Setup of v29:
==> flow/design.v (excerpt) <==
module mips_core (
    input  wire        clk,
    input  wire        reset,
    output wire [31:0] imem_addr,
    input  wire [31:0] imem_data,
    output wire [31:0] dmem_addr,
    output wire [31:0] dmem_wdata,
    output wire        dmem_we,
    output wire        dmem_re,
    input  wire [31:0] dmem_rdata
);
Size in the first run: roughly 3600 cells after synthesis, roughly 1100 flip-flops, about 160 I/O pins, ~0.058 mm2 of cells after synthesis.
==> flow/config.mk <==
export PLATFORM = sky130hd
export DESIGN_NAME = mips_core
export DESIGN_NICKNAME = mips_core
export VERILOG_FILES = /design/flow/design.v
export SDC_FILE = /design/flow/constraint.sdc
export NUM_CORES = 4
export LEC_CHECK = 0
export CAP_MARGIN = 20
export CORE_MARGIN = 2
export CORE_UTILIZATION = 61
export CTS_CLUSTER_SIZE = 52
export SETUP_SLACK_MARGIN = 1.3
export SLEW_MARGIN = 20
==> flow/constraint.sdc <==
create_clock -name core_clock -period 5.47 [get_ports {clk}]
set_input_delay 1.0940 -clock core_clock [delete_from_list [all_inputs] [get_ports {clk}]]
set_output_delay 1.0940 -clock core_clock [all_outputs]
set_load 0.01 [all_outputs]
run.sh (not shown) runs the stock make flow with config.mk's settings and CLKGATE_MAP_FILE=.
v29 finished all stages; layout check result: FAIL, due to setup timing.
Relative to v29, the following input files were edited for v9:
- a change of SETUP_SLACK_MARGIN from 1.3 to -0.71
- a change of CORE_UTILIZATION from 61 to 40
- a deleted CTS_CLUSTER_SIZE that had been 52
- an added PLACE_DENSITY of 0.6
- a change of the clock period (ns, I/O delays scaled along) from 5.47 to 6.92
==> results <==
v29: complete, dirty (setup timing)
No crash in v9: every stage finished, but the layout fails its final checks due to setup timing.
Met2 layer usage reported by global route: v9 < v29
Comparing final cell utilization of the core for v29 and v9, the bigger number came from v29.
Compare v29 and v9 | area growth from synthesis to layout lower: v9
v9 vs v29, number of buffers added by the clock tree synthesis step went up by 4.
Taking v29 as the reference, in v9 met3 capacity usage during global routing decreased by 18 points relative to the old numbers, pin count of the biggest net entering global routing grew by about 20%.
Diff v29 -> v9: total via count after detailed routing fell by 7835, clock group share of total power rose by 1.7 points, die area rose by 52%, number of cells on the worst reg-to-reg path fell by 4.
Input changes introduced in v15 (baseline for comparison: v9):
- SETUP_SLACK_MARGIN no longer set, was -0.71
- CORE_UTILIZATION now 59, was 40
- the clock period (ns, I/O delays scaled along) now 4.46, was 6.92
### Flow results
- As of v15, clock network power had risen by more than half compared to v9.
- Sum of negative setup slack for v15 is lower than for v9.
- Completing all stages was not enough for v15: its layout failed the final checks because of setup timing.
- The total internal power reported for v15 is greater than that of v9 by about 60%.
- Taking v9 as the reference, in v15 via count of the first global-routing pass shows an increase of 13%, antenna cell count now sits higher, critical-path maximum fanout now larger, routed wire length went up.
- v9 → v15: initial antenna violation count increased by 9 relative to the old numbers, number of stages on the worst setup path shrank by about 12%, cell area reported after detailed placement increased about 0.8%, post-layout instance area rose by 4.2%.
Setup changes, v15 to v22
- CORE_UTILIZATION: 59 -> 58
- the clock period (ns, I/O delays scaled along): 4.46 -> 5.47
Results
Nothing crashed in v22 and all stages finished; the problem is that the final layout failed, the offending checks being setup timing.
Relative to v15, wire length decreased by 21 mm in v22.
Higher final instance area was reported by v15, not v22.
Going from v15 to v22, complex-gate fraction of the synthesized area comparable; reported sequential group power shrank by about 18%; sequential share of layout area has increased.
v15 leaves less setup margin than v22.
## Diff of input files: v31 against v22
- swapping 58 for 72 in CORE_UTILIZATION
- putting CTS_CLUSTER_DIAMETER at 356 where nothing was set
- swapping 0.6 for 0.95 in PLACE_DENSITY
- putting SETUP_SLACK_MARGIN at -0.42 where nothing was set
- putting CTS_CLUSTER_SIZE at 32 where nothing was set
- putting ABC_AREA at 0 where nothing was set
- swapping 5.47 for 4.0 in the clock period (ns, I/O delays scaled along)
Notes after the runs:
- The setup fix buffers added after clock tree synthesis in v31 sits about 57% above the value recorded for v22.
- Taking v22 over v31, the row count ratio works out to 1.12.
- v31 against v22: detailed-placement wirelength estimate now larger, total of buffers placed on input and output ports essentially unchanged, full die area fell about 20%, synthesized cell count held steady.
- Looking at post-cts repair resize count across v22 and v31, the one that comes out lower is v22.
- v31 never completed; the flow aborted with a tool error in global routing.
- Reported for v22 and v31, number of buffers added to fix hold violations after cts turned out identical to the last digit.
- Vertical die size: v31 < v22
- NOTE: area inside the core boundary in v31 falls short of that of v22
- Reported for v22 and v31, parity-gate share of the synthesized area counting xor and xnor cells turned out identical to the last digit.

========
Setup of run 1:
Starting RTL as in the previous note.
clock: 10.0 ns
lec_check: 0
cap_margin: 20
core_margin: 2
core_utilization: 45
place_density: 0.6
slew_margin: 20
Run 1 | stages: all done | timing, DRC, antenna: all pass
> inputs changed (run 1 -> run 2)
- PLACE_DENSITY_LB_ADDON now 0.04, previously not set
- SLEW_MARGIN now 35, was 20
- PLACE_DENSITY no longer set, was 0.6
- CORE_UTILIZATION now 65, was 45
- CTS_CLUSTER_SIZE now 52, previously not set
- CORE_ASPECT_RATIO now 0.55, previously not set
- SETUP_SLACK_MARGIN now -0.53, previously not set
- the clock period (ns, I/O delays scaled along) now 5.47, was 10.0
Every stage of run 2 finished as expected; the final checks, on the other hand, flagged setup timing, which means the layout fails. Going from run 1 to run 2, the worst slack at placement was found to have gone down by 2.37 ns. Power density of the placed cells went up by more than half going from run 1 to run 2. In run 2, global routing usage on met3 is higher than in run 1. Compared with run 1, run 2 shows a higher post-CTS repair timing setup buffer count. Taking run 1 as the reference, in run 2 final wirelength moved up, count of vias placed by the detailed router moved up, mean routed wirelength per cell moved up. When the final numbers for run 2 and run 1 were put side by side, the post-layout period usage of the worst path turned out to be greater in run 2. Delta(final cell count, run 2 - run 1) > 0. Run 2 has relative slew slack above what run 1 had. On fraction of standard cell area that is sequential: between run 2 and run 1, it ends up lower for run 2.

========
## the previous run
The RTL this note starts from:
==> flow/design.v <==
module Control(
    input  [5:0] opcode,
    output reg RegDst, Branch, MemRead, MemtoReg,
    output reg [1:0] ALUOp,
    output reg MemWrite, ALUSrc, RegWrite
);
    always @(*) begin
        case (opcode)
            6'b000000: begin  
                RegDst   = 1;
                ALUSrc   = 0;
                MemtoReg = 0;
                RegWrite = 1;
                MemRead  = 0;
                MemWrite = 0;
                Branch   = 0;
                ALUOp    = 2'b10;
            end
            6'b100011: begin  
                RegDst   = 0;
                ALUSrc   = 1;
                MemtoReg = 1;
                RegWrite = 1;
                MemRead  = 1;
                MemWrite = 0;
                Branch   = 0;
                ALUOp    = 2'b00;
            end
            6'b101011: begin  
                RegDst   = 0;
                ALUSrc   = 1;
                MemtoReg = 0;
                RegWrite = 0;
                MemRead  = 0;
                MemWrite = 1;
                Branch   = 0;
                ALUOp    = 2'b00;
            end
            6'b000100: begin  
                RegDst   = 0;
                ALUSrc   = 0;
                MemtoReg = 0;
                RegWrite = 0;
                MemRead  = 0;
                MemWrite = 0;
                Branch   = 1;
                ALUOp    = 2'b01;
            end
            default: begin
                RegDst   = 0;
                ALUSrc   = 0;
                MemtoReg = 0;
                RegWrite = 0;
                MemRead  = 0;
                MemWrite = 0;
                Branch   = 0;
                ALUOp    = 2'b00;
            end
        endcase
    end
endmodule
module ALUControl(
    input  [1:0] ALUOp,
    input  [5:0] funct,
    output reg [3:0] ALUControl
);
    always @(*) begin
        casex ({ALUOp, funct})
            8'b10_100000: ALUControl = 4'b0010;  
            8'b10_100010: ALUControl = 4'b0110;  
            8'b10_100100: ALUControl = 4'b0000;  
            8'b10_100101: ALUControl = 4'b0001;  
            8'b10_101010: ALUControl = 4'b0111;  
            8'b00_xxxxxx: ALUControl = 4'b0010;  
            8'b01_xxxxxx: ALUControl = 4'b0110;  
            default:      ALUControl = 4'b0000;
        endcase
    end
endmodule
module ALU(
    input  [31:0] A,
    input  [31:0] B,
    input  [3:0]  ALUControl,
    output reg [31:0] Result,
    output Zero
);
    assign Zero = (Result == 0);
    always @(*) begin
        case (ALUControl)
            4'b0010: Result = A + B;            
            4'b0110: Result = A - B;            
            4'b0000: Result = A & B;            
            4'b0001: Result = A | B;            
            4'b0111: Result = (A < B) ? 1 : 0;  
            default: Result = 0;
        endcase
    end
endmodule
`timescale 1ns / 1ps
module Get_Instruction(
    input  [31:0] instruction,
    output [5:0] opcode,
    output reg [4:0] rs,
    output reg [4:0] rt,
    output reg [4:0] rd,
    output reg [4:0] shamt,
    output reg [5:0] funct,
    output reg [15:0] immediate,
    output reg isRtype,
    output reg isItype
);
assign opcode = instruction[31:26];
always @(*) begin
    if (opcode == 6'b000000) begin 
        isRtype   = 1'b1;
        isItype   = 1'b0;
        rs        = instruction[25:21];
        rt        = instruction[20:16];
        rd        = instruction[15:11];
        shamt     = instruction[10:6];
        funct     = instruction[5:0];
        immediate = 16'b0;
    end else begin
        isRtype   = 1'b0;
        isItype   = 1'b1;
        rs        = instruction[25:21];
        rt        = instruction[20:16];
        immediate = instruction[15:0];
        rd        = 5'b0;
        shamt     = 5'b0;
        funct     = 6'b0;
    end
end
endmodule 
`timescale 1ns / 1ps
module getoperands(
    output [31:0] operand1,
    output [31:0] operand2,
    input  [4:0] rs,
    input  [4:0] rt,
    input  [4:0] rd,
    input  [31:0] write_data,
    input  RegDst,
    input  RegWrite,
    input  ALUSrc,           
    input  clk
);
    reg [31:0] registers [0:31];
    wire [4:0] write_reg = (RegDst == 1) ? rd : rt;
    assign operand1 = (rs == 5'd0) ? 32'd0 : registers[rs];
    assign operand2 = (ALUSrc == 1) ? 32'd0 : ((rt == 5'd0) ? 32'd0 : registers[rt]);
    always @(posedge clk) begin
        if (RegWrite && write_reg != 5'd0)
            registers[write_reg] <= write_data;
    end
endmodule
module branch_datapath (
    input  wire [31:0] PC,
    input  wire [31:0] reg1,
    input  wire [31:0] reg2,
    input  wire [15:0] imm,
    input  wire        Branch,
    output wire [31:0] nextPC,
    output wire        Zero,
    output wire        BranchTaken
);
    wire [31:0] PC_plus4;
    wire [31:0] imm_ext;
    wire [31:0] imm_shift;
    wire [31:0] branch_addr;
    wire [31:0] alu_result;
    assign PC_plus4   = PC + 32'd4;
    assign imm_ext    = {{16{imm[15]}}, imm};
    assign imm_shift  = imm_ext << 2;
    assign branch_addr = PC_plus4 + imm_shift;
    assign alu_result = reg1 - reg2;
    assign Zero       = (alu_result == 32'd0);
    assign BranchTaken = Branch & Zero;
    assign nextPC     = BranchTaken ? branch_addr : PC_plus4;
endmodule
module mips_core (
    input  wire        clk,
    input  wire        reset,
    output wire [31:0] imem_addr,
    input  wire [31:0] imem_data,
    output wire [31:0] dmem_addr,
    output wire [31:0] dmem_wdata,
    output wire        dmem_we,
    output wire        dmem_re,
    input  wire [31:0] dmem_rdata
);
    reg  [31:0] PC;
    wire [31:0] nextPC;
    wire [5:0]  opcode, funct;
    wire [4:0]  rs, rt, rd, shamt;
    wire [15:0] immediate;
    wire        isRtype, isItype;
    wire RegDst, Branch, MemRead, MemtoReg, MemWrite, ALUSrc, RegWrite;
    wire [1:0]  ALUOp;
    wire [3:0]  ALUCtl;
    wire [31:0] reg1, reg2, alu_b, alu_result, write_back;
    wire        alu_zero, br_zero, br_taken;
    always @(posedge clk or posedge reset) begin
        if (reset)
            PC <= 32'b0;
        else
            PC <= nextPC;
    end
    assign imem_addr = PC;
    Get_Instruction GI (
        .instruction(imem_data),
        .opcode(opcode),
        .rs(rs),
        .rt(rt),
        .rd(rd),
        .shamt(shamt),
        .funct(funct),
        .immediate(immediate),
        .isRtype(isRtype),
        .isItype(isItype)
    );
    Control CTRL (
        .opcode(opcode),
        .RegDst(RegDst),
        .Branch(Branch),
        .MemRead(MemRead),
        .MemtoReg(MemtoReg),
        .ALUOp(ALUOp),
        .MemWrite(MemWrite),
        .ALUSrc(ALUSrc),
        .RegWrite(RegWrite)
    );
    ALUControl ALUCTRL (
        .ALUOp(ALUOp),
        .funct(funct),
        .ALUControl(ALUCtl)
    );
    getoperands RF (
        .operand1(reg1),
        .operand2(reg2),
        .rs(rs),
        .rt(rt),
        .rd(rd),
        .write_data(write_back),
        .RegDst(RegDst),
        .RegWrite(RegWrite),
        .ALUSrc(1'b0),
        .clk(clk)
    );
    assign alu_b = ALUSrc ? {{16{immediate[15]}}, immediate} : reg2;
    ALU ALU0 (
        .A(reg1),
        .B(alu_b),
        .ALUControl(ALUCtl),
        .Result(alu_result),
        .Zero(alu_zero)
    );
    branch_datapath BD (
        .PC(PC),
        .reg1(reg1),
        .reg2(reg2),
        .imm(immediate),
        .Branch(Branch),
        .nextPC(nextPC),
        .Zero(br_zero),
        .BranchTaken(br_taken)
    );
    assign dmem_addr  = alu_result;
    assign dmem_wdata = reg2;
    assign dmem_we    = MemWrite;
    assign dmem_re    = MemRead;
    assign write_back = MemtoReg ? dmem_rdata : alu_result;
endmodule
Settings: LEC_CHECK=0, CAP_MARGIN=20, CORE_MARGIN=2, CORE_UTILIZATION=50, PLACE_DENSITY=0.6, SETUP_SLACK_MARGIN=-0.71, SLEW_MARGIN=20, TNS_END_PERCENT=5; clock period 6.92 ns.
The previous run: complete, dirty (negative setup slack)
--- input diff the previous run..the current run ---
- clearing SETUP_SLACK_MARGIN, which used to be -0.71
- clearing TNS_END_PERCENT, which used to be 5
- swapping 50 for 46 in CORE_UTILIZATION
- swapping 6.92 for 5.47 in the clock period (ns, I/O delays scaled along)
==> results <==
Relative to the previous run, the clock-buffer cell count of the current run is lower by 3. Part of the power in the clock network, the current run and the previous run: higher on the current run. The largest net degree at the start of global routing of the current run falls short of that of the previous run by 22. Area growth from synthesis to layout (higher): the current run. [diff] clock skew, the current run relative to the previous run: regression. As far as area fraction in and, or, nand and nor cells after synthesis goes, the current run and the previous run are indistinguishable; the numbers are identical. The previous run → the current run: routing usage on met1 now sits lower, cell area now sits higher, total chip power now sits higher. To summarise the current run: no stage aborted, but the layout did not pass its checks, failing on negative setup slack.
Power figures rest on the tool's default switching activity, not on a simulated workload.
